== v32 ==
// Viterbi
module Viterbi(Dx, Rx, oen, rxrdy, clock, seqrdy,reset
    );
output Dx;
output oen;
output rxrdy;
input [1:0] Rx;
input seqrdy;
input reset;
input clock;
wire[3:0] A0_out;
wire[3:0] A1_out;
wire[3:0] A2_out;
wire[3:0] A3_out;
wire[3:0] A4_out;
wire[3:0] A5_out;
wire[3:0] A6_out;
wire[3:0] A7_out;
 wire [3:0] acs0_pm_out;
 wire [3:0] acs1_pm_out;
 wire [3:0] acs2_pm_out;
 wire [3:0] acs3_pm_out;
 wire [3:0] acs4_pm_out;
 wire [3:0] acs5_pm_out;   
 wire [3:0] acs6_pm_out;   
 wire [3:0] acs7_pm_out;
wire acs0_label;
wire acs1_label;
wire acs2_label;
wire acs3_label;
wire acs4_label;
wire acs5_label;
wire acs6_label;
wire acs7_label;
wire len;
wire aen;
wire [3:0] min_metric;
assign rxrdy = len;
wire [1:0] HD1;	wire [1:0] HD9;
wire [1:0] HD2;	wire [1:0] HD10;
wire [1:0] HD3;   wire [1:0] HD11;
wire [1:0] HD4;	wire [1:0] HD12;
wire [1:0] HD5;	wire [1:0] HD13;
wire [1:0] HD6;	wire [1:0] HD14;
wire [1:0] HD7;	wire [1:0] HD15;
wire [1:0] HD8;	wire [1:0] HD16;
BMU U1(.HD1(HD1), .HD2(HD2), .HD3(HD3), .HD4(HD4), .HD5(HD5), .HD6(HD6), .HD7(HD7), .HD8(HD8), .HD9(HD9), .HD10(HD10), .HD11(HD11), .HD12(HD12), .HD13(HD13), .HD14(HD14), .HD15(HD15), .HD16(HD16), .Rx(Rx), .len(len & seqrdy), .clock(clock), .reset(reset)
);
ACSU U2(.acs0_pm_out(acs0_pm_out), .acs1_pm_out(acs1_pm_out), 
              .acs2_pm_out(acs2_pm_out), .acs3_pm_out(acs3_pm_out), 
              .acs4_pm_out(acs4_pm_out), .acs5_pm_out(acs5_pm_out), 
              .acs6_pm_out(acs6_pm_out), .acs7_pm_out(acs7_pm_out),
              .acs0_label(acs0_label),   .acs1_label(acs1_label), 
  ...
Settings: LEC_CHECK=0, ABC_AREA=1, CAP_MARGIN=20, CORE_MARGIN=2, CORE_UTILIZATION=70, PLACE_DENSITY_LB_ADDON=0.27, SLEW_MARGIN=20; clock period 7.79 ns.
run.sh (not shown) runs the stock make flow with config.mk's settings and CLKGATE_MAP_FILE=.
Setup changes, v32 to v12
Settings: changing CORE_UTILIZATION from 70 to 72; changing PLACE_DENSITY_LB_ADDON from 0.27 to 0.2; setting SETUP_SLACK_MARGIN to 1.81 for the first time.
Findings:
Run status, v12: aborted in global routing (5_1_grt), error GRT-0232. Against v32 as the reference, v12 delivers a higher routability congestion estimate from global placement. Between v32 and v12, the total instance count after detailed placement is higher for v32. Total cell area reported by yosys after synthesis: v32 vs v12 identical. Floorplan utilization (v12 over v32): increase, 2.2 points. Comparing v32 against v12, there is no change at all in netlist area before placement. From v32 to v12 the numbers moved as follows: post-CTS resize count climbed 243, total die size fell by 650 sq um, vertical die size went down.
--- input diff v12..v10 ---
Settings: removing PLACE_DENSITY_LB_ADDON (formerly 0.2); setting PLACE_DENSITY to 0.38 for the first time; setting CTS_CLUSTER_SIZE to 98 for the first time; removing SETUP_SLACK_MARGIN (formerly 1.81); removing ABC_AREA (formerly 1); setting CTS_CLUSTER_DIAMETER to 387 for the first time; changing the clock period (ns, I/O delays scaled along) from 7.79 to 5.77.
### Flow results
The final reports for v10 and v12 show proportion of synthesized chip area in sequential cells lower in the former. Comparing total placed cells including tap cells for v10 and v12, the bigger number came from v12. Across v10 and v12, no clean finish was achieved. From v12 to v10 the numbers moved as follows: synthesized area now larger, post-synthesis instance total lost 380, count of unique library cells instantiated by Yosys shows an increase of about 44%.
[inputs] v48 vs v10
Settings: a deleted CTS_CLUSTER_SIZE that had been 98; a deleted CTS_CLUSTER_DIAMETER that had been 387; a deleted PLACE_DENSITY that had been 0.38; a change of CORE_UTILIZATION from 72 to 46; an added TNS_END_PERCENT of 5; a change of the clock period (ns, I/O delays scaled along) from 5.77 to 4.42.
==> results <==
- Run status, v10: aborted in global routing (5_1_grt), error GRT-0232
- Nothing crashed in v48 and all stages finished; the problem is that the final layout failed, the offending checks being setup timing.
- Simple-gate share of the synthesized area: v10 vs v48 identical
- v48 against v10: buffers inserted during post-CTS setup optimization saw a decrease, count of placed standard cells including taps saw an increase.
- On die size: between v10 and v48, it ends up lower for v10.
The following lists how v44 was set up differently from v48:
Settings: CTS_CLUSTER_SIZE newly set to 98; CTS_CLUSTER_DIAMETER newly set to 282; CORE_UTILIZATION changed from 46 to 72; PLACE_DENSITY newly set to 0.42; TNS_END_PERCENT removed (was 5); the clock period (ns, I/O delays scaled along) changed from 4.42 to 3.51.
Results
- The number of gates given a new drive strength after cts of v44 is higher than that of v48.
- v44 vs. v48: number of distinct library cells after synthesis roughly the same, area of the chip now smaller.
- v44: GRT-0232 in global routing (5_1_grt) -> run aborted
- Any difference in async set-reset flop share out of synthesis between v44 and v48 is small enough to ignore.
- NOTE overall die width v48->v44 decreased by more than 10%
- In the reports for v48 and v44, the larger core box area belongs to v48.

* * *

Setup of P:
Starting RTL as in the previous note.
make LEC_CHECK=0 ABC_AREA=1 CAP_MARGIN=20 CORE_MARGIN=6 CORE_UTILIZATION=28 CTS_CLUSTER_DIAMETER=54 GPL_ROUTABILITY_DRIVEN=1 PLACE_DENSITY_LB_ADDON=0.21 SETUP_SLACK_MARGIN=0.06 SLEW_MARGIN=20 finish   # period 5.45 ns
Final checks on P, whose flow otherwise completed, came back failing, citing negative setup slack.
Modified inputs, Q compared to P
Settings: GPL_ROUTABILITY_DRIVEN: 1 -> unset; CORE_MARGIN: 6 -> 2; CTS_CLUSTER_DIAMETER: 54 -> unset; CORE_UTILIZATION: 28 -> 72; SETUP_SLACK_MARGIN: 0.06 -> unset; PLACE_DENSITY_LB_ADDON: 0.21 -> 0.27; CTS_CLUSTER_SIZE: unset -> 83; the clock period (ns, I/O delays scaled along): 5.45 -> 7.77.
## What came out
- For clock latency at the later pin of the worst-skew pair, Q and P come out practically identical.
- Q leaves more setup margin than P.
- Q vs P, final-report setup violation count went down by 67.
- Compared with P, the router placed fewer vias in Q.
- NOTE first-iteration detailed-routing DRC count P->Q increased by more than half
- Comparing clock-buffer cell count for Q and P, the bigger number came from Q.
- For the inverter tally of the final layout excluding the clock network, Q came in about 0.32% higher than P did.
- Q: full flow OK, the timing, DRC and antenna checks passed
- Q vs P: achievable clock frequency down
For R, these inputs were changed with respect to Q:
Settings: CTS_CLUSTER_DIAMETER: unset -> 370; PLACE_DENSITY_LB_ADDON: 0.27 -> 0.16; the clock period (ns, I/O delays scaled along): 7.77 -> 6.29.
[summary]
- R did not finish; a tool error ended it in 5_1_grt.
- Q: PASS, flow complete, no timing, DRC or antenna violations
- Worst slack after detailed placement deteriorates in R relative to Q.
- Adder and majority cell fraction of the synthesized area came out exactly the same in R and Q.
- On post-CTS setup buffer count: between R and Q, it ends up lower for Q.
